`flow/config.mk`:
```
export PLATFORM = sky130hd
export DESIGN_NAME = top
export DESIGN_NICKNAME = top
export VERILOG_FILES = /design/flow/design.v
export SDC_FILE = /design/flow/constraint.sdc
export NUM_CORES = 4
export LEC_CHECK = 0
export CAP_MARGIN = 20
export CORE_MARGIN = 2
export CORE_UTILIZATION = 72
export CTS_CLUSTER_SIZE = 60
export PLACE_DENSITY = 0.64
export SLEW_MARGIN = 20
```
`flow/constraint.sdc`:
```
create_clock -name core_clock -period 4.07 [get_ports {clk}]
set_input_delay 0.8140 -clock core_clock [delete_from_list [all_inputs] [get_ports {clk}]]
set_output_delay 0.8140 -clock core_clock [all_outputs]
set_load 0.01 [all_outputs]
```
`flow/design.v`:
```
module MAC (
  input  wire        clk    ,
  input  wire        rst    ,
  input  wire [ 7:0] a_in   ,
  input  wire [ 7:0] w_in   ,
  input  wire [23:0] sum_in ,
  output reg  [23:0] sum_out,
  output wire [ 7:0] a_out  ,
  output wire [ 7:0] w_out
);
  reg [7:0] a_reg, w_reg;
  wire [23:0] sum    ;
  wire [15:0] product;
  assign product = a_reg * w_reg;
  assign sum     = sum_in + product;
  assign a_out   = a_reg;
  assign w_out   = w_reg;
  always @(posedge clk) begin
    a_reg   <= a_in;
    w_reg   <= w_in;
    sum_out <= sum;
  end
endmodule
module Quantization (
  input  wire [23:0] data_in ,
  output wire [ 7:0] data_out
);
  assign data_out = data_in < 255 ? data_in : 255;
endmodule
module Activation (
  input  wire [7:0] data_in ,
  input  wire [7:0] thresh  ,
  output wire [7:0] data_out
);
  assign data_out = data_in < thresh ? 0 : data_in;
endmodule
module Array #(parameter N = 4) (
  input  wire       clk          ,
  input  wire       rst          ,
  input  wire       start        ,
  input  wire [8*N-1:0] a_in    ,
  input  wire [8*N-1:0] w_in    ,
  output wire [8*N-1:0] y_out   ,
  output wire       ready        ,
  output wire       done
);
  wire [ 7:0] mac_a_in   [0:N-1][0:N-1];
  wire [ 7:0] mac_w_in   [0:N-1][0:N-1];
  wire [23:0] mac_sum_in [0:N-1][0:N-1];
  wire [23:0] mac_sum_out[0:N-1][0:N-1];
  wire [ 7:0] mac_a_out  [0:N-1][0:N-1];
  wire [ 7:0] mac_w_out  [0:N-1][0:N-1];
  wire [7:0] quantization[0:N-1];
  wire [7:0] activation  [0:N-1];
  parameter IDLE         = 2'b00;
  parameter LOAD_WEIGHTS = 2'b01;
  parameter COMPUTE      = 2'b10;
  parameter DONE         = 2'b11;
  reg [ 1:0] state, next_state;
  reg [31:0] counter;
  always @(posedge clk or posedge rst) begin
    if (rst) begin
      state <= IDLE;
    end else begin
      state <= next_state;
    end
  end
  always @(*) begin
    case (state)
      IDLE : begin
        next_state <= start ? LOAD_WEIGHTS : IDLE;
      end
      LOAD_WEIGHTS : begin
        next_state <= counter == N-1 ? COMPUTE : LOAD_WEIGHTS;
      end
      COMPUTE : begin
        next_state <= counter == 4*N-1 ? DONE : COMPUTE;
      end
      DONE : begin
        next_state <= IDLE;
      end
      default : next_state <= IDLE;
    endcase
  end
  assign ready = state == IDLE;
  assign done  = state == DONE;
  always @(posedge clk or posedge rst) begin
    if (rst) begin
      counter <= 0;
    end else begin
      if (state == IDLE) begin
        counter <= 0;
      end else begin
        counter <= counter + 1;
      end
    end
  end
  generate
    for (genvar i = 0; i < N; i = i + 1) begin
      for (genvar j = 0; j < N; j = j + 1) begin
        MAC mac_i_j (
          .clk(clk),
          .rst(rst),
          .a_in(mac_a_in[i][j]),
          .w_in(mac_w_in[i][j]),
          .sum_in(mac_sum_in[i][j]),
          .sum_out(mac_sum_out[i][j]),
          .a_out(mac_a_out[i][j]),
          .w_out(mac_w_out[i][j])
        );
        if (j != N-1) begin
          assign mac_a_in[i][j+1] = mac_a_out[i][j];
        end
        if (i != N-1) begin
          assign mac_sum_in[i+1][j] = mac_sum_out[i][j];
        end
        if (i > 0)
          assign mac_w_in[i][j] = state == LOAD_WEIGHTS ? mac_w_out[i-1][j] : mac_w_out[i][j];
      end
      assign mac_sum_in[0][i] = 0;
      assign mac_a_in[i][0]   = a_in[8*i+:8];
      assign mac_w_in[0][i]   = state == LOAD_WEIGHTS ? w_in[8*i+:8] : mac_w_out[0][i];
    end
  endgenerate
  generate
    for (genvar i = 0; i < N; i = i + 1) begin
      Quantization quantization_i (
        .data_in(mac_sum_out[N-1][i]),
        .data_out(quantization[i])
      );
      Activation activation_i (
        .data_in (quantization[i]),
        .thresh  (10             ),
        .data_out(activation[i]  )
      );
      assign y_out[8*i+:8] = activation[i];
    end
  endgenerate
endmodule
module top #(parameter N = 4) (
  input  wire           clk  ,
  input  wire           rst  ,
  input  wire           start,
  input  wire [8*N-1:0] a_in ,
  input  wire [8*N-1:0] w_in ,
  output wire [8*N-1:0] y_out,
  output wire           ready,
  output wire           done
);
  Array #(.N(N)) dut (
    .clk  (clk  ),
    .rst  (rst  ),
    .start(start),
    .a_in (a_in ),
    .w_in (w_in ),
    .y_out(y_out),
    .ready(ready),
    .done (done )
  );
endmodule
```
`flow/run.sh`:
```
#!/bin/bash
# the make line also repeats each setting of config.mk as NAME=value (left out here)
make -C /OpenROAD-flow-scripts/flow DESIGN_CONFIG=/design/flow/config.mk WORK_HOME=/design/flow/orfs CLKGATE_MAP_FILE= finish
```
==> flow_summary.yaml, run 1 <==
# physical design summary
final_timing:
  clock_skew_ns: 0.02930
  finalSetupViolations: 103
  slew-limit-headroom_pct: 53.39
  hold_violations: 0
  drv_slew: 0
  max_freq_ghz: 0.2205
  setup-tns-final_ns: -20.98
  finalCritPeriodShare_pct: 111.4
  tightest_slew_ns: 0.6934
  period_minus_slack_ns: 4.535
  layout_setup_ws_ns: -0.4648
  rsz0062_at_grt: "true"
yosys:
  synth_adder_area_share_pct: 42.00
  top_area_share_pct: 27.78
  ys_ff: 572
  mux_share_pct: 0.05570
  synth-edff-count: 128
  yosys_area_um2: 53910
  top_area_cell: "fa_1"
  yosys-stat-cells: 5579
  synth_cell_type_count: 80
  ys.flop_type: "dfxtp_1"
  netlist_instances: 5579
  syn_area_um2: 53910
  syn_avg_cell_area_um2: 9.663
  topCellsByArea: "fa_1 (28%), dfxtp_1 (15%), ha_1 (14%)"
  synthesis.nets: 7007
  simple_gate_area_share_pct: 14.86
  topCombFamilyByArea: "adder cells"
  synthAoiAreaFrac_pct: 6.188
  top_cell: "inv_1"
  synth_warnings: 2
  netlist_top_cells_count: "inv_1 (1,376), fa_1 (748), and2_1 (645)"
  ys_seq_share_pct: 23.95
  async_flop_share_pct: 6.294
  xor_share_pct: 3.103
setup_path:
  r2r-start: "dut.genblk1[1].genblk1[0].mac_i_j.w_reg[4]"
  slowest_delay_ns: 0.60
  crit_top_cell: "fa_1"
  start_kind: "flop"
  crit_path_top_delay_cell: "fa_1"
  crit_start: "dut.genblk1[1].genblk1[0].mac_i_j.w_reg[4]"
  cp_cell_sequence: "nand2_1, fa_1, fa_1, inv_1, fa_1, inv_2, fa_1, inv_2, ha_4, o21a_1, o31a_1, nor2b_4, o31ai_4, o41ai_2, xnor2_1"
  regToRegSetupSlack_ns: -0.46
  path_max_fanout: 7
  worst-path-stages: 15
  critical_path_class: "flop to flop"
  cp.buffers_inverters: 3
  worstPathRequired_ns: 4.57
  crit_path_end: "dut.genblk1[1].genblk1[0].mac_i_j.sum_out[15]"
  cp-end-kind: "flop"
  crit_family: "adder cells"
  rr_endpoint: "dut.genblk1[1].genblk1[0].mac_i_j.sum_out[15]"
  r2r_cells: 15
  arrival_ns: 5.03
global_routing:
  globalRoute.totalOverflow: 0
  grt_pass1_vias: 43440
  grt_max_degree: 54
  antenna_found_initial: 1
  track_usage_pct: 32.13
  grt_pass1_wl_mm: 204.6
drt:
  avgRoutedWirePerCell_um: 20.95
  vias_per_cell: 5.904
  ant_nets: 0
  drc: 0
  num_vias: 44540
  drt_first_pass_iters: 6
  drt_iter0_markers: 3693
  finalWirelength_mm: 158.0
  n_antenna_cell: 0
job:
  tool_warnings: 31
  drv_cap: 0
floorplanning:
  core_area_um2: 74320
  ios: 101
  chipArea_um2: 77080
  fp_util_pct: 72.54
  die_height_um: 277.6
  fp.dieW_um: 277.6
  rows: 100
placement:
  gp_congestion: 0.8748
  place.port_buffers: 100
  hpwlAfterDp_mm: 88.85
run_status:
  so_faults: "negative setup slack"
  status: "complete, but fails checks"
finish:
  area_growth_pct: 26.86
  fin_nets: 7949
worst_hold_path:
  holdPathEnd: "dut.genblk1[0].genblk1[1].mac_i_j.a_reg[1]"
  worstHoldStart: "dut.genblk1[0].genblk1[0].mac_i_j.a_reg[1]"
  hold_class: "flop to flop"
  holdPathStages: 0
cts:
  cts_sinks: 572
  cts_root_buf: "clkbuf_16"
  cts_tree: "built"
  cts_made_buffers: 67
  cts_max_path_buffers: 3
  cts_htree_levels: 3
  cts.clk_slew.worst_paths_ns: 0.06
  clock_latency_ns: 0.65
-- layer usage --
layer	part of all wire (%)	up-vias	GRT usage, %	routed length (um)
met5	0.0089	-	0	14
met4	6.7	2	10.05	10610
met3	6.8	1006	3.318	10780
met2	50	2653	57.43	79470
met1	36	21820	41.28	57140
li1	-	19060	-	-
-- stage by stage --
stage	utilization [%]	cells	worst slack, ns	instance area, um^2	hold WS, ns
6_report	92.02	7544	-0.4648	68390	0.4158
5_1_grt	92.02	7544	-0.6312	68390	0.4234
4_1_cts	87.80	7423	-0.3020	65250	0.4148
3_5_place_dp	81.65	7192	-0.3481	60680	0.4371
3_3_place_gp	81.65	7192	-0.1977	60680	0.4283
2_1_floorplan	-	5579	-0.1294	54260	0.3457
-- layout make-up --
cell class / count / area (um^2)
Clock buffer: 92 / 1967
Clock inverter: 31 / 372.9
Fill cell: 2718 / 5933
Inverter: 1376 / 5165
Multi-Input combinational cell: 3597 / 39100
Sequential cell: 572 / 13020
Tap cell: 969 / 1212
Timing Repair Buffer: 907 / 7543
-- repair_timing --
item | CTS | global route
cloned | 0 | 0
pin swaps | 266 | 421
gates resized | 358 | 592
setup endpoints to repair | 90 | 128
setup buffers | 111 | 141
hold buffers | 0 | 0
==> inputs of run 2 (changes only) <==
- CAP_MARGIN: 20 -> 40
- CTS_CLUSTER_DIAMETER: not set -> 353
- CTS_CLUSTER_SIZE: 60 -> 24
- SETUP_SLACK_MARGIN: not set -> 0.54
- SLEW_MARGIN: 20 -> 30
- clock period: 4.07 -> 4.25 ns (I/O delays scaled with it)
==> run 2 against run 1 <==
The layout still fails its checks (negative setup slack); synthesized cell count stayed put; final cell count is 5.0% lower; area after synthesis stayed put; non-clock buffer count is 306 lower; flip-flop count stayed put; maximum frequency is 3.2% higher.
==> flow_summary.yaml, run 2 <==
# physical design summary
job:
  tool_warnings: 33
  drv_cap: 0
global_routing:
  globalRoute.totalOverflow: 0
  track_usage_pct: 29.10
  grt_max_degree: 101
  grt_pass1_wl_mm: 186.7
  antenna_found_initial: 0
  grt_pass1_vias: 39490
yosys:
  ys.flop_type: "dfxtp_1"
  netlist_instances: 5579
  syn_avg_cell_area_um2: 9.663
  synth-edff-count: 128
  synth_cell_type_count: 80
  mux_share_pct: 0.05570
  synthesis.nets: 7007
  synthAoiAreaFrac_pct: 6.188
  simple_gate_area_share_pct: 14.86
  topCombFamilyByArea: "adder cells"
  top_area_cell: "fa_1"
  topCellsByArea: "fa_1 (28%), dfxtp_1 (15%), ha_1 (14%)"
  async_flop_share_pct: 6.294
  top_cell: "inv_1"
  ys_ff: 572
  netlist_top_cells_count: "inv_1 (1,376), fa_1 (748), and2_1 (645)"
  syn_area_um2: 53910
  ys_seq_share_pct: 23.95
  synth_adder_area_share_pct: 42.00
  yosys-stat-cells: 5579
  top_area_share_pct: 27.78
  yosys_area_um2: 53910
  synth_warnings: 2
  xor_share_pct: 3.103
drt:
  vias_per_cell: 5.345
  drc: 0
  avgRoutedWirePerCell_um: 16.19
  drt_first_pass_iters: 5
  finalWirelength_mm: 116.0
  ant_nets: 0
  num_vias: 38290
  n_antenna_cell: 0
  drt_iter0_markers: 1983
setup_path:
  critical_path_class: "flop to flop"
  crit_path_end: "dut.genblk1[3].genblk1[2].mac_i_j.sum_out[15]"
  r2r_cells: 14
  crit_top_cell: "fa_1"
  arrival_ns: 4.90
  cp_cell_sequence: "buf_4, and2_4, fa_1, fa_1, fa_1, inv_2, fa_1, inv_2, ha_4, a21o_1, or3_4, o2111ai_4, a21boi_2, a311o_1"
  slowest_delay_ns: 0.52
  crit_start: "dut.genblk1[3].genblk1[2].mac_i_j.w_reg[5]"
  cp.buffers_inverters: 3
  rr_endpoint: "dut.genblk1[3].genblk1[2].mac_i_j.sum_out[15]"
  worstPathRequired_ns: 4.76
  start_kind: "flop"
  r2r-start: "dut.genblk1[3].genblk1[2].mac_i_j.w_reg[5]"
  crit_family: "adder cells"
  path_max_fanout: 4
  cp-end-kind: "flop"
  crit_path_top_delay_cell: "fa_1"
  worst-path-stages: 14
  regToRegSetupSlack_ns: -0.14
worst_hold_path:
  hold_class: "flop to flop"
  holdPathEnd: "dut.genblk1[3].genblk1[3].mac_i_j.a_reg[2]"
  holdPathStages: 0
  worstHoldStart: "dut.genblk1[3].genblk1[2].mac_i_j.a_reg[2]"
finish:
  fin_nets: 7603
  fill_cells: 3936
  seq_area_um2: 12990
  logic_area_um2: 38990
  area_growth_pct: 19.14
  layoutNonFillerInstCount: 7164
cts:
  cts_htree_levels: 1
  cts_tree: "built"
  cts_root_buf: "clkbuf_16"
  cts_max_path_buffers: 3
  cts_hold_repair.buffers: 0
  cts_sinks: 572
  cts.clk_slew.worst_paths_ns: 0.10
  clock_latency_ns: 0.62
  cts_made_buffers: 27
final_timing:
  clock_skew_ns: 0.01477
  finalCritPeriodShare_pct: 103.4
  layout_setup_ws_ns: -0.1433
  hold_violations: 0
  setup-tns-final_ns: -0.4966
  drv_slew: 0
  period_minus_slack_ns: 4.393
  finalSetupViolations: 9
  tightest_slew_ns: 0.7060
  slew-limit-headroom_pct: 52.93
  rsz0062_at_grt: "true"
  max_freq_ghz: 0.2276
placement:
  placed_cells: 6842
  gp_congestion: 0.8710
  pre_cts_slack_ns: -0.1356
  place.port_buffers: 100
  hpwlAfterDp_mm: 86.53
floorplanning:
  core_area_um2: 74320
  fp.dieW_um: 277.6
  chipArea_um2: 77080
  ios: 101
  rows: 100
  die_height_um: 277.6
  fp_util_pct: 72.54
run_status:
  status: "complete, but fails checks"
  so_faults: "negative setup slack"
## run 2: cell type report
| type | count | share of cell area, % |
|---|---|---|
| clock buffers | 49 | 1.214 |
| inverters | 1376 | 8.042 |
| multi-input cells | 3597 | 60.71 |
| flip-flops and latches | 572 | 20.23 |
| well taps | 969 | 1.888 |
| repair buffers | 601 | 7.921 |
## run 2: per-layer routing
| metal | vias to the layer above | global-route usage, % | part of all wire [%] |
|---|---|---|---|
| li1 | 18340 | - | - |
| met1 | 18950 | 40.55 | 44 |
| met2 | 829 | 50.90 | 50 |
| met3 | 175 | 2.097 | 3.5 |
| met4 | 0 | 5.392 | 1.8 |
| met5 | - | 0 | 0 |
## run 2: through the flow
stage	cell area, um^2	utilization [%]	hold slack, ns
2_1_floorplan	55400	-	0.3457
3_3_place_gp	59080	79.50	0.3985
3_5_place_dp	59080	79.50	0.3916
4_1_cts	62320	83.86	0.4121
5_1_grt	64230	86.42	0.4129
6_report	64230	86.42	0.4146
## run 2: what timing repair did
item | 4_1_cts | 5_1_grt
endpoints found under the hold margin | 0 | 0
pin swaps | 310 | 284
setup endpoints to repair | 150 | 181
cloned | 0 | 0
setup buffers | 182 | 90
gates resized | 308 | 321
==> inputs of run 3 (changes only) <==
- CAP_MARGIN: 40 -> 20
- CELL_PAD_IN_SITES_DETAIL_PLACEMENT: not set -> 1
- CORE_UTILIZATION: 72 -> 17
- CTS_CLUSTER_DIAMETER: 353 -> not set
- CTS_CLUSTER_SIZE: 24 -> not set
- GPL_TIMING_DRIVEN: not set -> 1
- HOLD_SLACK_MARGIN: not set -> 0.05
- MAX_ROUTING_LAYER: not set -> met4
- PLACE_DENSITY: 0.64 -> not set
- PLACE_DENSITY_LB_ADDON: not set -> 0.06
- SETUP_SLACK_MARGIN: 0.54 -> not set
- SLEW_MARGIN: 30 -> 20
- TNS_END_PERCENT: not set -> 30
- clock period: 4.25 -> 6.57 ns (I/O delays scaled with it)
==> run 3 against run 2 <==
The run now finishes clean; clock skew grew 0.035 ns; maximum frequency shrank 11%.
==> flow_summary.yaml, run 3 <==
# physical design summary
final_timing:
  finalCritPeriodShare_pct: 75.25
  clock_skew_ns: 0.04936
  setup-tns-final_ns: 0
  hold_violations: 0
  drv_slew: 0
  tightest_slew_ns: 0.9109
  finalSetupViolations: 0
  slew-limit-headroom_pct: 39.27
  hold_ws_ns: 0.4540
  period_minus_slack_ns: 4.944
  rsz0062_at_grt: "false"
  max_freq_ghz: 0.2023
cts:
  cts.clk_slew.worst_paths_ns: 0.06
  clock_latency_ns: 0.81
  cts_max_path_buffers: 4
  cts_htree_levels: 3
  cts_sinks: 572
  cts_hold_repair.buffers: 0
  cts_made_buffers: 91
  postCtsSetupRepairBufs: 0
  cts_resized: 0
  cts_tree: "built"
  cts_root_buf: "clkbuf_16"
setup_path:
  start_kind: "flop"
  cp-end-kind: "flop"
  slowest_delay_ns: 0.65
  arrival_ns: 5.61
  regToRegSetupSlack_ns: 1.63
  r2r_cells: 15
  rr_endpoint: "dut.genblk1[1].genblk1[1].mac_i_j.sum_out[16]"
  path_max_fanout: 9
  worst-path-stages: 15
  crit_family: "adder cells"
  critical_path_class: "flop to flop"
  crit_start: "dut.genblk1[1].genblk1[1].mac_i_j.a_reg[6]"
  r2r-start: "dut.genblk1[1].genblk1[1].mac_i_j.a_reg[6]"
  crit_path_end: "dut.genblk1[1].genblk1[1].mac_i_j.sum_out[16]"
  cp_cell_sequence: "nand2_1, fa_1, inv_1, fa_1, fa_1, inv_1, fa_1, inv_1, ha_1, a211oi_1, o211ai_1, a41oi_1, o21ai_1, a21oi_1, xor2_1"
  crit_path_top_delay_cell: "dfxtp_1"
  worstPathRequired_ns: 7.23
  cp.buffers_inverters: 3
  crit_top_cell: "fa_1"
yosys:
  top_area_share_pct: 27.78
  syn_avg_cell_area_um2: 9.663
  synth-edff-count: 128
  synthesis.nets: 7007
  top_cell: "inv_1"
  topCombFamilyByArea: "adder cells"
  xor_share_pct: 3.103
  netlist_instances: 5579
  synth_warnings: 2
  yosys_area_um2: 53910
  netlist_top_cells_count: "inv_1 (1,376), fa_1 (748), and2_1 (645)"
  ys_seq_share_pct: 23.95
  synth_cell_type_count: 80
  simple_gate_area_share_pct: 14.86
  mux_share_pct: 0.05570
  topCellsByArea: "fa_1 (28%), dfxtp_1 (15%), ha_1 (14%)"
  ys.flop_type: "dfxtp_1"
  top_area_cell: "fa_1"
  synthAoiAreaFrac_pct: 6.188
  async_flop_share_pct: 6.294
  ys_ff: 572
  synth_adder_area_share_pct: 42.00
  yosys-stat-cells: 5579
  syn_area_um2: 53910
global_routing:
  track_usage_pct: 9.950
  grt_pass1_vias: 41900
  antenna_found_initial: 3
  grt_max_degree: 105
  globalRoute.totalOverflow: 0
  grt_pass1_wl_mm: 247.2
floorplanning:
  fp.dieW_um: 567.1
  core_area_um2: 315200
  die_height_um: 567.1
  rows: 206
  fp_util_pct: 17.10
  ios: 101
  chipArea_um2: 321600
finish:
  fin_nets: 7168
  area_growth_pct: 17.01
  final_core_util_pct: 20.01
  seq_area_um2: 12920
  fill_cells: 36340
  logic_area_um2: 35690
placement:
  place.port_buffers: 100
  hpwlAfterDp_mm: 123.3
  gp_congestion: 0.6981
drt:
  drt_first_pass_iters: 4
  drt_iter0_markers: 1001
  avgRoutedWirePerCell_um: 15.10
  finalWirelength_mm: 150.6
  drc: 0
  vias_per_cell: 3.592
  ant_nets: 0
  num_vias: 35830
run_status:
  status: "finished clean"
worst_hold_path:
  holdPathStages: 0
  holdPathEnd: "dut.genblk1[2].genblk1[1].mac_i_j.a_reg[7]"
  hold_class: "flop to flop"
  worstHoldStart: "dut.genblk1[2].genblk1[0].mac_i_j.a_reg[7]"
job:
  tool_warnings: 30
  drv_cap: 0
==> run 3: through the flow <==
| step | std cells | instance area, um^2 | setup WS [ns] |
|---|---|---|---|
| floorplan | 5579 | 53910 | 2.170 |
| global placement | 9807 | 60010 | 1.499 |
| detailed placement | 9807 | 60010 | 1.531 |
| CTS | 9971 | 63070 | 1.505 |
| global route | 9973 | 63070 | 1.204 |
| finish | 9975 | 63080 | 1.626 |
==> run 3: cell type report <==
type	count	area share, %
multi-input cells	3597	56.59
flip-flops and latches	572	20.48
well taps	4160	8.252
inverters	1376	8.188
clock buffers	117	4.090
repair buffers	102	1.631
clock inverters	47	0.7577
diodes	4	0.01587
==> run 3: routing by layer <==
layer | GRT usage (%) | wire length, um
met1 | 13.70 | 78190
met2 | 15.55 | 66360
met3 | 1.390 | 3701
met4 | 1.842 | 2403
met5 | - | 0
==> inputs of run 4 (changes only) <==
- ABC_AREA: not set -> 0
- CELL_PAD_IN_SITES_DETAIL_PLACEMENT: 1 -> not set
- CORE_UTILIZATION: 17 -> 72
- CTS_CLUSTER_SIZE: not set -> 57
- GPL_TIMING_DRIVEN: 1 -> not set
- HOLD_SLACK_MARGIN: 0.05 -> not set
- MAX_ROUTING_LAYER: met4 -> not set
- PLACE_DENSITY: not set -> 0.64
- PLACE_DENSITY_LB_ADDON: 0.06 -> not set
- SETUP_SLACK_MARGIN: not set -> 1.17
- TNS_END_PERCENT: 30 -> not set
- clock period: 6.57 -> 4.08 ns (I/O delays scaled with it)
==> run 4 against run 3 <==
The layout now fails its checks (negative setup slack); worst hold slack got worse by 0.016 ns; worst setup slack worse by 2.0 ns; synthesized cell count did not move; sequential share of layout area is 1.4 points lower; area after synthesis unchanged; clock skew decreased by 0.016 ns; highest routed layer unchanged.
==> flow_summary.yaml, run 4 <==
# physical design summary
run_status:
  status: "complete, but fails checks"
  so_faults: "negative setup slack"
finish:
  seq_area_um2: 12990
  fin_area_um2: 68040
  final_core_util_pct: 91.55
  area_growth_pct: 26.22
  layoutNonFillerInstCount: 7452
  fin_nets: 7858
  logic_area_um2: 39580
  fill_cells: 2786
drt:
  drt_iter0_markers: 3176
  drt-met1-wl_mm: 56.30
  route.met3.wl_mm: 9.270
  n_antenna_cell: 0
  drc: 0
  topRoutingLayerUsed: "met4"
  avgRoutedWirePerCell_um: 20.17
  vias_per_cell: 5.783
  ant_nets: 0
  drt_first_pass_iters: 5
  num_vias: 43090
  dr_wl_met2_mm: 76.67
  finalWirelength_mm: 150.3
setup_path:
  r2r-start: "dut.genblk1[1].genblk1[2].mac_i_j.w_reg[3]"
  crit_family: "adder cells"
  cp-end-kind: "flop"
  arrival_ns: 5.04
  cp.buffers_inverters: 3
  cp_cell_sequence: "nand2_2, fa_1, inv_2, fa_1, fa_1, inv_2, fa_1, inv_2, ha_4, a2111o_1, o21ai_2, o21ai_2, or4_1, nand4_1"
  worst-path-stages: 14
  path_max_fanout: 6
  slowest_delay_ns: 0.55
  regToRegSetupSlack_ns: -0.39
  crit_path_top_delay_cell: "fa_1"
  start_kind: "flop"
  rr_endpoint: "dut.genblk1[1].genblk1[2].mac_i_j.sum_out[14]"
  critical_path_class: "flop to flop"
  r2r_cells: 14
  crit_path_end: "dut.genblk1[1].genblk1[2].mac_i_j.sum_out[14]"
  crit_start: "dut.genblk1[1].genblk1[2].mac_i_j.w_reg[3]"
  worstPathRequired_ns: 4.65
  crit_top_cell: "fa_1"
final_timing:
  period_minus_slack_ns: 4.467
  rsz0062_at_grt: "true"
  hold_violations: 0
  clock_skew_ns: 0.03341
  drv_slew: 0
  max_freq_ghz: 0.2239
  tightest_slew_ns: 0.8660
  slew-limit-headroom_pct: 42.26
  finalCritPeriodShare_pct: 109.5
  layout_setup_ws_ns: -0.3871
  finalSetupViolations: 97
cts:
  cts_made_buffers: 66
  cts_sinks: 572
  cts_max_path_buffers: 3
  cts_htree_levels: 3
  cts_tree: "built"
  cts.clk_slew.worst_paths_ns: 0.07
  cts_hold_repair.buffers: 0
  cts_root_buf: "clkbuf_16"
  clock_latency_ns: 0.64
global_routing:
  track_usage_pct: 32.76
  grt_pass1_wl_mm: 206.9
  antenna_found_initial: 0
  grt_max_degree: 131
  grt_pass1_vias: 43470
  globalRoute.totalOverflow: 0
placement:
  pre_cts_slack_ns: -0.3046
  gp_congestion: 0.8672
  place.port_buffers: 100
  place_area_um2: 60930
  placed_cells: 7068
  hpwlAfterDp_mm: 89.09
job:
  tool_warnings: 33
  drv_cap: 0
yosys:
  syn_avg_cell_area_um2: 9.663
  synth_cell_type_count: 80
  synth_adder_area_share_pct: 42.00
  ys_ff: 572
  synthesis.nets: 7007
  simple_gate_area_share_pct: 14.86
  top_area_cell: "fa_1"
  synth-edff-count: 128
  yosys-stat-cells: 5579
  top_area_share_pct: 27.78
  mux_share_pct: 0.05570
  ys.flop_type: "dfxtp_1"
  syn_area_um2: 53910
  async_flop_share_pct: 6.294
  yosys_area_um2: 53910
  netlist_instances: 5579
  netlist_top_cells_count: "inv_1 (1,376), fa_1 (748), and2_1 (645)"
  synth_warnings: 2
  topCellsByArea: "fa_1 (28%), dfxtp_1 (15%), ha_1 (14%)"
  ys_seq_share_pct: 23.95
  topCombFamilyByArea: "adder cells"
  xor_share_pct: 3.103
  top_cell: "inv_1"
  synthAoiAreaFrac_pct: 6.188
floorplanning:
  ios: 101
  chipArea_um2: 77080
  die_height_um: 277.6
  fp.dieW_um: 277.6
  rows: 100
  core_area_um2: 74320
  fp_util_pct: 72.54
worst_hold_path:
  holdPathStages: 0
  hold_class: "flop to flop"
  worstHoldStart: "dut.genblk1[2].genblk1[1].mac_i_j.a_reg[2]"
  holdPathEnd: "dut.genblk1[2].genblk1[2].mac_i_j.a_reg[2]"
==> run 4: routing by layer <==
| metal | up-vias | GRT usage [%] |
|---|---|---|
| li1 | 18890 | - |
| met1 | 21280 | 41.50 |
| met2 | 2198 | 58.70 |
| met3 | 726 | 3.344 |
| met4 | 0 | 11.41 |
| met5 | - | 0 |
==> run 4: stage by stage <==
stage	hold slack (ns)	TNS, ns
after global placement	0.4347	-1.543
after detailed placement	0.4366	-4.674
final	0.4384	-15.39
after CTS	0.4252	-2.385
after global routing	0.4297	-27.04
after floorplan	0.3457	-0.3549
==> run 4: cell type report <==
class | count | share of cell area [%]
Sequential cell | 572 | 19.09
Inverter | 1376 | 7.591
Timing Repair Buffer | 817 | 10.15
Multi-Input combinational cell | 3597 | 58.17
Clock buffer | 86 | 2.732
Clock inverter | 35 | 0.4818
Tap cell | 969 | 1.782
==> run 4: repair_timing <==
item,CTS,global route
resized,328,444
setup buffers,148,115
cloned,0,0
pin swaps,294,296
endpoints found under the setup margin,248,252
==> inputs of run 5 (changes only) <==
- ABC_AREA: 0 -> 1
- CELL_PAD_IN_SITES_DETAIL_PLACEMENT: not set -> 1
- CORE_MARGIN: 2 -> 5
- CORE_UTILIZATION: 72 -> 71
- CTS_CLUSTER_DIAMETER: not set -> 248
- CTS_CLUSTER_SIZE: 57 -> not set
- GPL_ROUTABILITY_DRIVEN: not set -> 0
- GPL_TIMING_DRIVEN: not set -> 1
- MAX_ROUTING_LAYER: not set -> met4
- PLACE_DENSITY: 0.64 -> 0.72
- SETUP_SLACK_MARGIN: 1.17 -> 0.59
- clock period: 4.08 -> 7.76 ns (I/O delays scaled with it)
==> run 5 against run 4 <==
The flow now stops in detailed placement; die area is 12% higher; synthesized cell count is 31% higher; area after synthesis up 6.5%.
==> flow_summary.yaml, run 5 <==
# yosys + openroad results
run_status:
  status: "aborted with a tool error"
  flow.stopped_at: "detailed placement"
  tool.error: "[ERROR DPL-0033] detailed placement checks failed during check placement."
yosys:
  ys_ff: 572
  synth_cell_type_count: 36
  ys.flop_type: "dfxtp_1"
  mux_share_pct: 0
  top_area_share_pct: 26.09
  topCellsByArea: "fa_1 (26%), inv_1 (15%), dfxtp_1 (14%)"
  topCombFamilyByArea: "adder cells"
  synth-edff-count: 128
  top_area_cell: "fa_1"
  ys_seq_share_pct: 22.50
  netlist_instances: 7297
  synth_adder_area_share_pct: 39.45
  synthesis.nets: 8725
  top_cell: "inv_1"
  yosys_area_um2: 57400
  yosys-stat-cells: 7297
  synth_warnings: 2
  syn_avg_cell_area_um2: 7.866
  synthAoiAreaFrac_pct: 3.370
  syn_area_um2: 57400
  xor_share_pct: 1.785
  netlist_top_cells_count: "inv_1 (2,259), nand2_1 (1,821), fa_1 (748)"
  async_flop_share_pct: 6.294
  simple_gate_area_share_pct: 16.37
floorplanning:
  ios: 101
  die_height_um: 294.3
  chipArea_um2: 86630
  fp_util_pct: 71.49
  rows: 104
  core_area_um2: 80290
  fp.dieW_um: 294.3
placement:
  place.port_buffers: 100
[run 5: stage by stage]
| stage | worst slack (ns) | hold WS (ns) | instance area, um^2 | std cells |
|---|---|---|---|---|
| after floorplan | 3.874 | 0.3258 | 57400 | 7297 |
| after global placement | 3.559 | 0.4413 | 58750 | 8200 |
==> inputs of run 6 (changes only) <==
- ABC_AREA: 1 -> not set
- CELL_PAD_IN_SITES_DETAIL_PLACEMENT: 1 -> not set
- CORE_MARGIN: 5 -> 2
- CORE_UTILIZATION: 71 -> 72
- CTS_CLUSTER_DIAMETER: 248 -> not set
- GPL_ROUTABILITY_DRIVEN: 0 -> not set
- GPL_TIMING_DRIVEN: 1 -> not set
- MAX_ROUTING_LAYER: met4 -> not set
- PLACE_DENSITY: 0.72 -> 0.95
- SETUP_SLACK_MARGIN: 0.59 -> not set
- clock period: 7.76 -> 4.2 ns (I/O delays scaled with it)
==> run 6 against run 5 <==
The flow stops in global routing; die area decreased by 11%; area after synthesis fell by 6.1%; synthesized cell count shrank 24%.
==> flow_summary.yaml, run 6 <==
# yosys + openroad results
floorplanning:
  rows: 100
  fp_util_pct: 72.54
  ios: 101
  fp.dieW_um: 277.6
  die_height_um: 277.6
  chipArea_um2: 77080
  core_area_um2: 74320
run_status:
  flow.stopped_at: "global routing"
  tool.error: "[ERROR GRT-0116] Global routing finished with congestion. Check the congestion regions in the DRC Viewer."
  status: "aborted with a tool error"
yosys:
  synthesis.nets: 7007
  ys_ff: 572
  topCombFamilyByArea: "adder cells"
  top_area_cell: "fa_1"
  yosys-stat-cells: 5579
  yosys_area_um2: 53910
  top_cell: "inv_1"
  syn_avg_cell_area_um2: 9.663
  syn_area_um2: 53910
  async_flop_share_pct: 6.294
  synth_cell_type_count: 80
  synth_warnings: 2
  netlist_top_cells_count: "inv_1 (1,376), fa_1 (748), and2_1 (645)"
  xor_share_pct: 3.103
  top_area_share_pct: 27.78
  ys_seq_share_pct: 23.95
  synth_adder_area_share_pct: 42.00
  topCellsByArea: "fa_1 (28%), dfxtp_1 (15%), ha_1 (14%)"
  simple_gate_area_share_pct: 14.86
  synth-edff-count: 128
  mux_share_pct: 0.05570
  synthAoiAreaFrac_pct: 6.188
  ys.flop_type: "dfxtp_1"
  netlist_instances: 5579
global_routing:
  track_usage_pct: 80.04
  globalRoute.totalOverflow: 143
placement:
  place.port_buffers: 100
  placed_cells: 6992
  gp_congestion: 0.9029
  hpwlAfterDp_mm: 109.5
cts:
  cts_max_path_buffers: 3
  cts_made_buffers: 68
  cts_root_buf: "clkbuf_16"
  cts_hold_repair.buffers: 0
  cts_htree_levels: 3
  cts_sinks: 572
[run 6: timing repair]
item / 4_1_cts
endpoints found under the setup margin: 119
cloned: 0
resized: 692
buffers inserted: 214
pin swaps: 398
[run 6: through the flow]
step	setup TNS, ns	hold WS [ns]	worst slack (ns)	cell area, um^2
2_1_floorplan	-0.003458	0.3457	-0.003048	54050
3_3_place_gp	-0.5426	0.4291	-0.08464	58970
3_5_place_dp	-12.58	0.4369	-0.4652	58970
4_1_cts	-5.617	0.4034	-0.3316	65610
[run 6: per-layer routing]
layer,GRT usage (%),overflow
met4,77.52,69
met3,72.10,19
met2,93.19,52
met1,77.74,2
met5,47.53,1
==> inputs of run 7 (changes only) <==
- CELL_PAD_IN_SITES_GLOBAL_PLACEMENT: not set -> 2
- CORE_ASPECT_RATIO: not set -> 0.5
- CORE_UTILIZATION: 72 -> 17
- GPL_ROUTABILITY_DRIVEN: not set -> 0
- HOLD_SLACK_MARGIN: not set -> 0.21
- PLACE_DENSITY: 0.95 -> not set
- SLEW_MARGIN: 20 -> 25
- clock period: 4.2 -> 5.0 ns (I/O delays scaled with it)
==> run 7 against run 6 <==
Now clean on timing, DRC and antenna; die area rose to 4.2 times the previous value; area after synthesis unchanged; synthesized cell count did not move.
==> flow_summary.yaml, run 7 <==
# physical design summary
run_status:
  status: "finished clean"
floorplanning:
  fp.dieW_um: 800.4
  ios: 101
  chipArea_um2: 321900
  rows: 146
  core_area_um2: 316000
  die_height_um: 402.2
  fp_util_pct: 17.06
final_timing:
  finalCritPeriodShare_pct: 94.26
  tightest_slew_ns: 0.7882
  clock_skew_ns: 0.05880
  setup-tns-final_ns: 0
  finalSetupViolations: 0
  drv_slew: 0
  max_freq_ghz: 0.2122
  period_minus_slack_ns: 4.713
  slew-limit-headroom_pct: 47.45
  hold_violations: 0
  rsz0062_at_grt: "false"
yosys:
  ys_ff: 572
  top_area_share_pct: 27.78
  synth_cell_type_count: 80
  async_flop_share_pct: 6.294
  yosys-stat-cells: 5579
  synth_adder_area_share_pct: 42.00
  synthAoiAreaFrac_pct: 6.188
  netlist_instances: 5579
  topCellsByArea: "fa_1 (28%), dfxtp_1 (15%), ha_1 (14%)"
  synth-edff-count: 128
  ys.flop_type: "dfxtp_1"
  xor_share_pct: 3.103
  mux_share_pct: 0.05570
  syn_avg_cell_area_um2: 9.663
  synth_warnings: 2
  top_area_cell: "fa_1"
  ys_seq_share_pct: 23.95
  topCombFamilyByArea: "adder cells"
  yosys_area_um2: 53910
  synthesis.nets: 7007
  netlist_top_cells_count: "inv_1 (1,376), fa_1 (748), and2_1 (645)"
  simple_gate_area_share_pct: 14.86
  top_cell: "inv_1"
  syn_area_um2: 53910
setup_path:
  crit_path_top_delay_cell: "fa_1"
  cp_cell_sequence: "and2_1, fa_1, fa_1, fa_1, inv_1, fa_1, inv_1, ha_1, a21o_1, or3_1, o2111ai_1, nand2_1, a221oi_1, xnor2_1"
  regToRegSetupSlack_ns: 0.29
  crit_family: "adder cells"
  cp-end-kind: "flop"
  r2r-start: "dut.genblk1[3].genblk1[2].mac_i_j.w_reg[7]"
  slowest_delay_ns: 0.55
  crit_path_end: "dut.genblk1[3].genblk1[2].mac_i_j.sum_out[17]"
  path_max_fanout: 8
  crit_start: "dut.genblk1[3].genblk1[2].mac_i_j.w_reg[7]"
  worst-path-stages: 14
  start_kind: "flop"
  critical_path_class: "flop to flop"
  r2r_cells: 14
  worstPathRequired_ns: 5.63
  rr_endpoint: "dut.genblk1[3].genblk1[2].mac_i_j.sum_out[17]"
  cp.buffers_inverters: 2
  crit_top_cell: "fa_1"
  arrival_ns: 5.34
cts:
  cts_htree_levels: 3
  cts_tree: "built"
  cts_hold_repair.buffers: 0
  cts_max_path_buffers: 3
  cts_resized: 0
  cts_sinks: 572
  cts.clk_slew.worst_paths_ns: 0.06
  cts_root_buf: "clkbuf_16"
  cts_made_buffers: 76
  postCtsSetupRepairBufs: 0
  clock_latency_ns: 0.71
job:
  tool_warnings: 30
  drv_cap: 0
finish:
  fill_cells: 35160
  seq_area_um2: 12920
  fin_area_um2: 62970
  fin_nets: 7195
  area_growth_pct: 16.81
  layoutNonFillerInstCount: 10050
  logic_area_um2: 35690
placement:
  hpwlAfterDp_mm: 103.9
  placed_cells: 9907
  place_area_um2: 60400
  place.port_buffers: 100
global_routing:
  grt_pass1_vias: 40860
  grt_pass1_wl_mm: 215.9
  antenna_found_initial: 3
  grt_max_degree: 105
  track_usage_pct: 8.307
  globalRoute.totalOverflow: 0
drt:
  drc: 0
  drt_first_pass_iters: 5
  vias_per_cell: 3.557
  finalWirelength_mm: 127.2
  ant_nets: 0
  avgRoutedWirePerCell_um: 12.66
  num_vias: 35750
  drt_iter0_markers: 1298
worst_hold_path:
  worstHoldStart: "dut.genblk1[3].genblk1[0].mac_i_j.a_reg[6]"
  hold_class: "flop to flop"
  holdPathStages: 0
  holdPathEnd: "dut.genblk1[3].genblk1[1].mac_i_j.a_reg[6]"
-- run 7: area by class of cell --
cell class	count	share of cell area [%]
diodes	3	0.01192
clock buffers	102	3.388
clock inverters	39	0.6895
inverters	1376	8.202
multi-input cells	3597	56.68
flip-flops and latches	572	20.51
well taps	4218	8.381
repair buffers	144	2.134
-- run 7: through the flow --
step | hold WS [ns] | worst slack (ns) | util [%]
floorplan | 0.3290 | 0.5996 | -
global placement | 0.4737 | 0.2076 | 19.11
detailed placement | 0.4673 | 0.2596 | 19.11
CTS | 0.4749 | 0.2318 | 19.92
global route | 0.4707 | 0.005873 | 19.92
finish | 0.4610 | 0.2869 | 19.93
-- run 7: layer usage --
metal	up-vias	track usage [%]	share of wire [%]
li1	17550	-	-
met1	17850	9.781	43
met2	216	15.82	53
met3	130	1.104	2.1
met4	0	1.944	2.2
met5	-	0	0
==> inputs of run 8 (changes only) <==
- ABC_AREA: not set -> 0
- CELL_PAD_IN_SITES_DETAIL_PLACEMENT: not set -> 0
- CELL_PAD_IN_SITES_GLOBAL_PLACEMENT: 2 -> not set
- CORE_ASPECT_RATIO: 0.5 -> not set
- CORE_MARGIN: 2 -> 7
- CORE_UTILIZATION: 17 -> 35
- CTS_CLUSTER_DIAMETER: not set -> 333
- GPL_ROUTABILITY_DRIVEN: 0 -> 1
- GPL_TIMING_DRIVEN: not set -> 1
- HOLD_SLACK_MARGIN: 0.21 -> not set
- MAX_ROUTING_LAYER: not set -> met4
- MIN_ROUTING_LAYER: not set -> met2
- PLACE_DENSITY: not set -> 0.72
- SETUP_SLACK_MARGIN: not set -> 0.59
- SLEW_MARGIN: 25 -> 20
- clock period: 5.0 -> 7.76 ns (I/O delays scaled with it)
==> run 8 against run 7 <==
Worst setup slack gained 2.7 ns; global-route usage grew 13 points; area after synthesis is the same; critical path depth grew 1; die area shrank 49%; design area shrank 5.0%; count of clock-buffer cells in the layout grew 1; sequential share of layout area grew 1.1 points; largest cell class unchanged.
==> flow_summary.yaml, run 8 <==
# physical design summary
floorplanning:
  ios: 101
  rows: 143
  core_area_um2: 152400
  die_height_um: 406.5
  fp.dieW_um: 406.5
  chipArea_um2: 165200
  fp_util_pct: 35.36
cts:
  cts_max_path_buffers: 3
  cts_made_buffers: 71
  postCtsSetupRepairBufs: 0
  cts_hold_repair.buffers: 0
  cts_resized: 0
  cts.clk_slew.worst_paths_ns: 0.06
  cts_root_buf: "clkbuf_16"
  clock_latency_ns: 0.66
  cts_sinks: 572
  cts_htree_levels: 3
  cts_tree: "built"
yosys:
  synthesis.nets: 7007
  top_cell: "inv_1"
  async_flop_share_pct: 6.294
  simple_gate_area_share_pct: 14.86
  ys_ff: 572
  ys_seq_share_pct: 23.95
  xor_share_pct: 3.103
  top_area_share_pct: 27.78
  syn_area_um2: 53910
  syn_avg_cell_area_um2: 9.663
  topCellsByArea: "fa_1 (28%), dfxtp_1 (15%), ha_1 (14%)"
  mux_share_pct: 0.05570
  synth_warnings: 2
  yosys-stat-cells: 5579
  yosys_area_um2: 53910
  synthAoiAreaFrac_pct: 6.188
  netlist_top_cells_count: "inv_1 (1,376), fa_1 (748), and2_1 (645)"
  topCombFamilyByArea: "adder cells"
  synth-edff-count: 128
  synth_cell_type_count: 80
  top_area_cell: "fa_1"
  synth_adder_area_share_pct: 42.00
  netlist_instances: 5579
  ys.flop_type: "dfxtp_1"
drt:
  ant_nets: 0
  vias_per_cell: 6.322
  drt_iter0_markers: 6233
  drc: 0
  drt_first_pass_iters: 10
  avgRoutedWirePerCell_um: 14.10
  n_antenna_cell: 0
  num_vias: 49370
  finalWirelength_mm: 110.1
final_timing:
  period_minus_slack_ns: 4.761
  hold_violations: 0
  clock_skew_ns: 0.03788
  rsz0062_at_grt: "false"
  tightest_slew_ns: 0.7986
  slew-limit-headroom_pct: 46.76
  setup-tns-final_ns: 0
  drv_slew: 0
  finalCritPeriodShare_pct: 61.35
  hold_ws_ns: 0.4733
  max_freq_ghz: 0.2100
  finalSetupViolations: 0
global_routing:
  grt_pass1_wl_mm: 187.1
  globalRoute.totalOverflow: 0
  grt_pass1_vias: 56850
  track_usage_pct: 21.00
  grt_max_degree: 50
  antenna_found_initial: 0
setup_path:
  worst-path-stages: 15
  critical_path_class: "flop to flop"
  regToRegSetupSlack_ns: 3.00
  cp_cell_sequence: "nand2_1, fa_1, inv_1, fa_1, inv_1, fa_1, fa_1, inv_1, ha_1, and2_1, a31oi_1, a211o_1, and2_1, o21ai_1, a311o_1"
  cp-end-kind: "flop"
  rr_endpoint: "dut.genblk1[3].genblk1[1].mac_i_j.sum_out[18]"
  crit_path_end: "dut.genblk1[3].genblk1[1].mac_i_j.sum_out[18]"
  path_max_fanout: 9
  crit_start: "dut.genblk1[3].genblk1[1].mac_i_j.a_reg[6]"
  r2r_cells: 15
  crit_top_cell: "fa_1"
  worstPathRequired_ns: 8.28
  cp.buffers_inverters: 3
  crit_family: "adder cells"
  start_kind: "flop"
  slowest_delay_ns: 0.59
  arrival_ns: 5.28
  crit_path_top_delay_cell: "dfxtp_1"
  r2r-start: "dut.genblk1[3].genblk1[1].mac_i_j.a_reg[6]"
placement:
  place.port_buffers: 100
  hpwlAfterDp_mm: 87.03
  gp_congestion: 0.8762
  placed_cells: 7678
finish:
  fill_cells: 14880
  layoutNonFillerInstCount: 7809
  area_growth_pct: 10.94
  seq_area_um2: 12920
  logic_area_um2: 35690
  fin_nets: 7149
worst_hold_path:
  holdPathStages: 0
  worstHoldStart: "dut.genblk1[2].genblk1[2].mac_i_j.a_reg[0]"
  holdPathEnd: "dut.genblk1[2].genblk1[3].mac_i_j.a_reg[0]"
  hold_class: "flop to flop"
job:
  tool_warnings: 26
  drv_cap: 0
run_status:
  status: "finished clean"
## run 8: metrics by stage
stage	setup slack, ns	instance area (um^2)	util, %
after floorplan	3.360	53910	-
after global placement	3.125	57340	37.61
after CTS	3.070	59800	39.23
after global routing	2.770	59800	39.23
after detailed placement	3.099	57340	37.61
final	2.999	59800	39.23
## run 8: area by class of cell
cell class | count | area share [%]
Clock buffer | 103 | 3.536
Tap cell | 2030 | 4.247
Clock inverter | 28 | 0.5879
Inverter | 1376 | 8.636
Multi-Input combinational cell | 3597 | 59.68
Timing Repair Buffer | 103 | 1.711
Sequential cell | 572 | 21.60
## run 8: layer usage
| metal | track usage (%) | up-vias | routed length (um) |
|---|---|---|---|
| li1 | - | 17380 | - |
| met1 | - | 18930 | 0 |
| met2 | 24.63 | 12160 | 59960 |
| met3 | 27.80 | 897 | 44310 |
| met4 | 3.159 | 0 | 5800 |
| met5 | - | - | 0 |
==> inputs of run 9 (changes only) <==
- ABC_AREA: 0 -> not set
- CELL_PAD_IN_SITES_DETAIL_PLACEMENT: 0 -> not set
- CORE_MARGIN: 7 -> 2
- CORE_UTILIZATION: 35 -> 72
- CTS_CLUSTER_DIAMETER: 333 -> not set
- CTS_CLUSTER_SIZE: not set -> 23
- GPL_ROUTABILITY_DRIVEN: 1 -> not set
- GPL_TIMING_DRIVEN: 1 -> not set
- MAX_ROUTING_LAYER: met4 -> not set
- MIN_ROUTING_LAYER: met2 -> not set
- PLACE_DENSITY: 0.72 -> 0.64
- SETUP_SLACK_MARGIN: 0.59 -> not set
- clock period: 7.76 -> 4.08 ns (I/O delays scaled with it)
==> run 9 against run 8 <==
Now fails the layout checks on negative setup slack; global-route usage increased by 11 points; worst hold slack got worse by 0.029 ns; count of clock-buffer cells in the layout decreased by 19; first-iteration DRC count decreased by 49%; critical endpoint is now dut.genblk1[3].genblk1[1].mac_i_j.sum_out[15].
==> flow_summary.yaml, run 9 <==
# physical design summary
setup_path:
  crit_top_cell: "fa_1"
  rr_endpoint: "dut.genblk1[3].genblk1[1].mac_i_j.sum_out[15]"
  crit_family: "adder cells"
  critical_path_class: "flop to flop"
  worst-path-stages: 15
  crit_path_top_delay_cell: "fa_1"
  regToRegSetupSlack_ns: -0.41
  start_kind: "flop"
  slowest_delay_ns: 0.55
  cp-end-kind: "flop"
  r2r_cells: 15
  crit_start: "dut.genblk1[3].genblk1[1].mac_i_j.w_reg[3]"
  path_max_fanout: 4
  worstPathRequired_ns: 4.64
  cp_cell_sequence: "buf_4, and2_1, fa_2, fa_1, inv_1, fa_1, fa_1, inv_2, ha_4, o21a_1, o31a_1, o32ai_4, o21ai_2, or4b_1, nand3_1"
  r2r-start: "dut.genblk1[3].genblk1[1].mac_i_j.w_reg[3]"
  arrival_ns: 5.05
  cp.buffers_inverters: 3
  crit_path_end: "dut.genblk1[3].genblk1[1].mac_i_j.sum_out[15]"
global_routing:
  globalRoute.totalOverflow: 0
  grt_pass1_vias: 42970
  antenna_found_initial: 0
  grt_max_degree: 59
  grt_pass1_wl_mm: 203.2
  track_usage_pct: 32.18
cts:
  clock_latency_ns: 0.65
  cts_hold_repair.buffers: 0
  cts_root_buf: "clkbuf_16"
  cts_tree: "built"
  cts_made_buffers: 67
  cts_htree_levels: 3
  cts.clk_slew.worst_paths_ns: 0.07
  cts_sinks: 572
  cts_max_path_buffers: 3
final_timing:
  finalCritPeriodShare_pct: 109.9
  period_minus_slack_ns: 4.485
  drv_slew: 0
  rsz0062_at_grt: "true"
  tightest_slew_ns: 0.8973
  clock_skew_ns: 0.03427
  max_freq_ghz: 0.2229
  slew-limit-headroom_pct: 40.18
  hold_violations: 0
  finalSetupViolations: 90
  layout_setup_ws_ns: -0.4054
job:
  tool_warnings: 31
  drv_cap: 0
yosys:
  synthesis.nets: 7007
  top_area_share_pct: 27.78
  syn_avg_cell_area_um2: 9.663
  netlist_instances: 5579
  ys_ff: 572
  top_cell: "inv_1"
  xor_share_pct: 3.103
  synth_warnings: 2
  yosys-stat-cells: 5579
  top_area_cell: "fa_1"
  ys.flop_type: "dfxtp_1"
  synth-edff-count: 128
  ys_seq_share_pct: 23.95
  simple_gate_area_share_pct: 14.86
  syn_area_um2: 53910
  synth_cell_type_count: 80
  mux_share_pct: 0.05570
  async_flop_share_pct: 6.294
  netlist_top_cells_count: "inv_1 (1,376), fa_1 (748), and2_1 (645)"
  synth_adder_area_share_pct: 42.00
  yosys_area_um2: 53910
  synthAoiAreaFrac_pct: 6.188
  topCellsByArea: "fa_1 (28%), dfxtp_1 (15%), ha_1 (14%)"
  topCombFamilyByArea: "adder cells"
floorplanning:
  rows: 100
  fp_util_pct: 72.54
  chipArea_um2: 77080
  ios: 101
  die_height_um: 277.6
  core_area_um2: 74320
  fp.dieW_um: 277.6
finish:
  area_growth_pct: 26.25
  final_core_util_pct: 91.58
  fin_nets: 7937
placement:
  place.port_buffers: 100
  gp_congestion: 0.8669
  pre_cts_slack_ns: -0.3580
  hpwlAfterDp_mm: 89.62
drt:
  num_vias: 42860
  vias_per_cell: 5.692
  n_antenna_cell: 0
  finalWirelength_mm: 146.3
  drt_iter0_markers: 3149
  ant_nets: 0
  drc: 0
  avgRoutedWirePerCell_um: 19.42
  drt_first_pass_iters: 6
run_status:
  status: "complete, but fails checks"
  so_faults: "negative setup slack"
worst_hold_path:
  holdPathEnd: "dut.genblk1[3].genblk1[1].mac_i_j.a_reg[3]"
  worstHoldStart: "dut.genblk1[3].genblk1[0].mac_i_j.a_reg[3]"
  holdPathStages: 0
  hold_class: "flop to flop"
[run 9: final cells by class]
| class | instances | area (um^2) |
|---|---|---|
| fillers | 2816 | 6261 |
| repair buffers | 895 | 7452 |
| clock inverters | 37 | 470.5 |
| well taps | 969 | 1212 |
| flip-flops and latches | 572 | 13020 |
| inverters | 1376 | 5165 |
| clock buffers | 84 | 1894 |
| multi-input cells | 3597 | 38850 |
[run 9: metal layers]
layer	global-route usage [%]	up-vias	wire length [um]
met5	0	-	0
met4	9.328	0	7575
met3	3.950	689	8949
met2	57.85	2084	74400
met1	40.92	21030	55330
li1	-	19060	-
[run 9: repair_timing]
item                       CTS  global route
setup endpoints to repair   87           122
pin swaps                  296           346
buffers inserted           118           110
gates resized              397           474
[run 9: stage by stage]
stage                     TNS (ns)  std cells  cell area (um^2)  hold slack, ns
after floorplan            -0.4339       5579             54240          0.3457
after global placement      -4.444       7201             60720          0.4366
after detailed placement    -10.74       7201             60720          0.4510
after CTS                   -3.707       7438             65550          0.4182
after global routing        -28.49       7530             68060          0.4501
final                       -16.34       7530             68060          0.4445
==> inputs of run 10 (changes only) <==
- ABC_AREA: not set -> 1
- CTS_CLUSTER_SIZE: 23 -> 57
- SETUP_SLACK_MARGIN: not set -> 0.28
==> run 10 against run 9 <==
First-iteration DRC count grew 1.3%; area after synthesis grew 6.5%; the layout still fails its checks (negative setup slack); largest cell class unchanged; flip-flop count is the same; critical path depth grew 3; design area shrank 1.2%; critical endpoint is now dut.genblk1[2].genblk1[2].mac_i_j.sum_out[14]; wire length shrank 7.3%; via count grew 5.9%; die area grew 6.4%.
==> flow_summary.yaml, run 10 <==
# physical design summary
run_status:
  status: "complete, but fails checks"
  so_faults: "negative setup slack"
final_timing:
  period_minus_slack_ns: 4.133
  tightest_slew_ns: 0.7513
  hold_ws_ns: 0.4006
  max_freq_ghz: 0.2419
  finalCritPeriodShare_pct: 101.3
  slew-limit-headroom_pct: 49.91
  setup-tns-final_ns: -0.06296
  clock_skew_ns: 0.02402
  hold_violations: 0
  rsz0062_at_grt: "true"
  layout_setup_ws_ns: -0.05329
  drv_slew: 0
  finalSetupViolations: 2
worst_hold_path:
  worstHoldStart: "dut.genblk1[2].genblk1[0].mac_i_j.a_reg[6]"
  holdPathEnd: "dut.genblk1[2].genblk1[1].mac_i_j.a_reg[6]"
  hold_class: "flop to flop"
  holdPathStages: 0
yosys:
  simple_gate_area_share_pct: 16.37
  synth_warnings: 2
  synthesis.nets: 8725
  xor_share_pct: 1.785
  topCellsByArea: "fa_1 (26%), inv_1 (15%), dfxtp_1 (14%)"
  top_area_cell: "fa_1"
  async_flop_share_pct: 6.294
  mux_share_pct: 0
  top_area_share_pct: 26.09
  ys.flop_type: "dfxtp_1"
  synth-edff-count: 128
  ys_ff: 572
  ys_seq_share_pct: 22.50
  syn_avg_cell_area_um2: 7.866
  netlist_top_cells_count: "inv_1 (2,259), nand2_1 (1,821), fa_1 (748)"
  synth_cell_type_count: 36
  yosys-stat-cells: 7297
  yosys_area_um2: 57400
  top_cell: "inv_1"
  synthAoiAreaFrac_pct: 3.370
  synth_adder_area_share_pct: 39.45
  netlist_instances: 7297
  syn_area_um2: 57400
  topCombFamilyByArea: "adder cells"
finish:
  layoutNonFillerInstCount: 8732
  area_growth_pct: 17.16
  fin_nets: 9054
setup_path:
  cp-end-kind: "flop"
  crit_path_top_delay_cell: "fa_1"
  cp_cell_sequence: "buf_6, nand2_2, inv_2, fa_1, fa_2, fa_1, inv_1, fa_1, inv_2, ha_4, nand2_1, nor2_1, nor2_1, nand2_1, nand2_1, nand2_1, nand2_1, nand2_1"
  crit_start: "dut.genblk1[2].genblk1[2].mac_i_j.w_reg[5]"
  start_kind: "flop"
  arrival_ns: 4.63
  r2r-start: "dut.genblk1[2].genblk1[2].mac_i_j.w_reg[5]"
  worstPathRequired_ns: 4.58
  regToRegSetupSlack_ns: -0.05
  r2r_cells: 18
  crit_family: "adder cells"
  rr_endpoint: "dut.genblk1[2].genblk1[2].mac_i_j.sum_out[14]"
  cp.buffers_inverters: 4
  slowest_delay_ns: 0.60
  crit_top_cell: "nand2_1"
  worst-path-stages: 18
  path_max_fanout: 4
  crit_path_end: "dut.genblk1[2].genblk1[2].mac_i_j.sum_out[14]"
  critical_path_class: "flop to flop"
global_routing:
  grt_use_met1_pct: 40.26
  busiest_layer: "met2"
  grt_pass1_vias: 46070
  antenna_found_initial: 0
  grtUsageMet3_pct: 3.275
  grtUsageMet2_pct: 55.48
  grt_max_degree: 117
  track_usage_pct: 31.19
  grt_pass1_wl_mm: 211.4
  globalRoute.totalOverflow: 0
cts:
  cts_root_buf: "clkbuf_16"
  cts_htree_levels: 3
  clock_latency_ns: 0.63
  cts_made_buffers: 69
  cts_max_path_buffers: 3
  cts.clk_slew.worst_paths_ns: 0.06
  cts_sinks: 572
  cts_tree: "built"
placement:
  place.port_buffers: 100
  pre_cts_slack_ns: -0.06774
  gp_congestion: 0.8914
  hpwlAfterDp_mm: 95.08
  placed_cells: 8317
floorplanning:
  ios: 101
  rows: 103
  fp.dieW_um: 286.4
  chipArea_um2: 82000
  core_area_um2: 79000
  die_height_um: 286.4
  fp_util_pct: 72.66
drt:
  drt_first_pass_iters: 8
  vias_per_cell: 5.199
  drt_iter0_markers: 3190
  ant_nets: 0
  n_antenna_cell: 0
  drc: 0
  avgRoutedWirePerCell_um: 15.53
  num_vias: 45400
  finalWirelength_mm: 135.6
job:
  drv_cap: 0
  tool_warnings: 33
run 10: what timing repair did:
action                                 in CTS  in global routing
endpoints found under the hold margin       0                  0
setup endpoints to repair                 148                155
hold buffers                                0                  0
resized                                   311                436
buffers inserted                          171                117
pin swaps                                 135                329
run 10: layout make-up:
cell class                 instances  area [um^2]
clock buffer                      90         1898
clock inverter                    37        426.7
fill                            4444        11750
inverter                        2261         8487
multi-input combinational       4205        37770
sequential                       572        13020
tap                             1050         1314
timing repair buffer             517         4330
run 10: per-layer routing:
| layer | share of wire, % | vias to the layer above |
|---|---|---|
| li1 | - | 21600 |
| met1 | 41 | 21730 |
| met2 | 50 | 1687 |
| met3 | 5.9 | 386 |
| met4 | 3.2 | 0 |
| met5 | 0 | - |
run 10: metrics by stage:
step	instance area, um^2	util, %
after global routing	67250	85.13
after detailed placement	59720	75.60
after CTS	64890	82.15
after floorplan	57450	-
after global placement	59720	75.60
final	67250	85.13
==> inputs of run 11 (changes only) <==
- CORE_ASPECT_RATIO: not set -> 0.5
- CTS_CLUSTER_DIAMETER: not set -> 333
- CTS_CLUSTER_SIZE: 57 -> 100
- PLACE_DENSITY: 0.64 -> 0.39
- SETUP_SLACK_MARGIN: 0.28 -> not set
- clock period: 4.08 -> 3.22 ns (I/O delays scaled with it)
==> run 11 against run 10 <==
The flow now stops in global routing; die area up 0.17%; synthesized cell count unchanged; area after synthesis stayed put.
==> flow_summary.yaml, run 11 <==
# yosys + openroad results
yosys:
  top_cell: "inv_1"
  ys_seq_share_pct: 22.50
  yosys-stat-cells: 7297
  xor_share_pct: 1.785
  topCombFamilyByArea: "adder cells"
  synth_adder_area_share_pct: 39.45
  yosys_area_um2: 57400
  mux_share_pct: 0
  syn_area_um2: 57400
  synth_cell_type_count: 36
  synthAoiAreaFrac_pct: 3.370
  netlist_top_cells_count: "inv_1 (2,259), nand2_1 (1,821), fa_1 (748)"
  top_area_share_pct: 26.09
  synthesis.nets: 8725
  synth_warnings: 2
  ys_ff: 572
  simple_gate_area_share_pct: 16.37
  topCellsByArea: "fa_1 (26%), inv_1 (15%), dfxtp_1 (14%)"
  synth-edff-count: 128
  async_flop_share_pct: 6.294
  netlist_instances: 7297
  syn_avg_cell_area_um2: 7.866
  ys.flop_type: "dfxtp_1"
  top_area_cell: "fa_1"
cts:
  cts_htree_levels: 1
  cts_root_buf: "clkbuf_16"
  cts_made_buffers: 9
  cts_sinks: 572
  cts_max_path_buffers: 3
placement:
  placed_cells: 8871
  place_area_um2: 66310
  hpwlAfterDp_mm: 116.0
  place.port_buffers: 100
  gp_congestion: 0.9117
  pre_cts_slack_ns: -0.8013
floorplanning:
  chipArea_um2: 82140
  fp.dieW_um: 403.3
  die_height_um: 203.7
  ios: 101
  fp_util_pct: 72.48
  core_area_um2: 79190
  rows: 73
run_status:
  status: "aborted with a tool error"
  flow.stopped_at: "global routing"
==> run 11: stage by stage <==
stage | setup TNS, ns | utilization [%] | hold WS (ns)
3_3_place_gp | -84.16 | 83.74 | 0.3797
4_1_cts | -93.22 | 89.58 | 0.3571
2_1_floorplan | -42.63 | - | 0.3258
3_5_place_dp | -107.56 | 83.74 | 0.3818
==> run 11: repair_timing <==
item / 4_1_cts
setup buffers: 212
setup endpoints to repair: 211
pin swaps: 605
hold buffers: 0
resized: 824
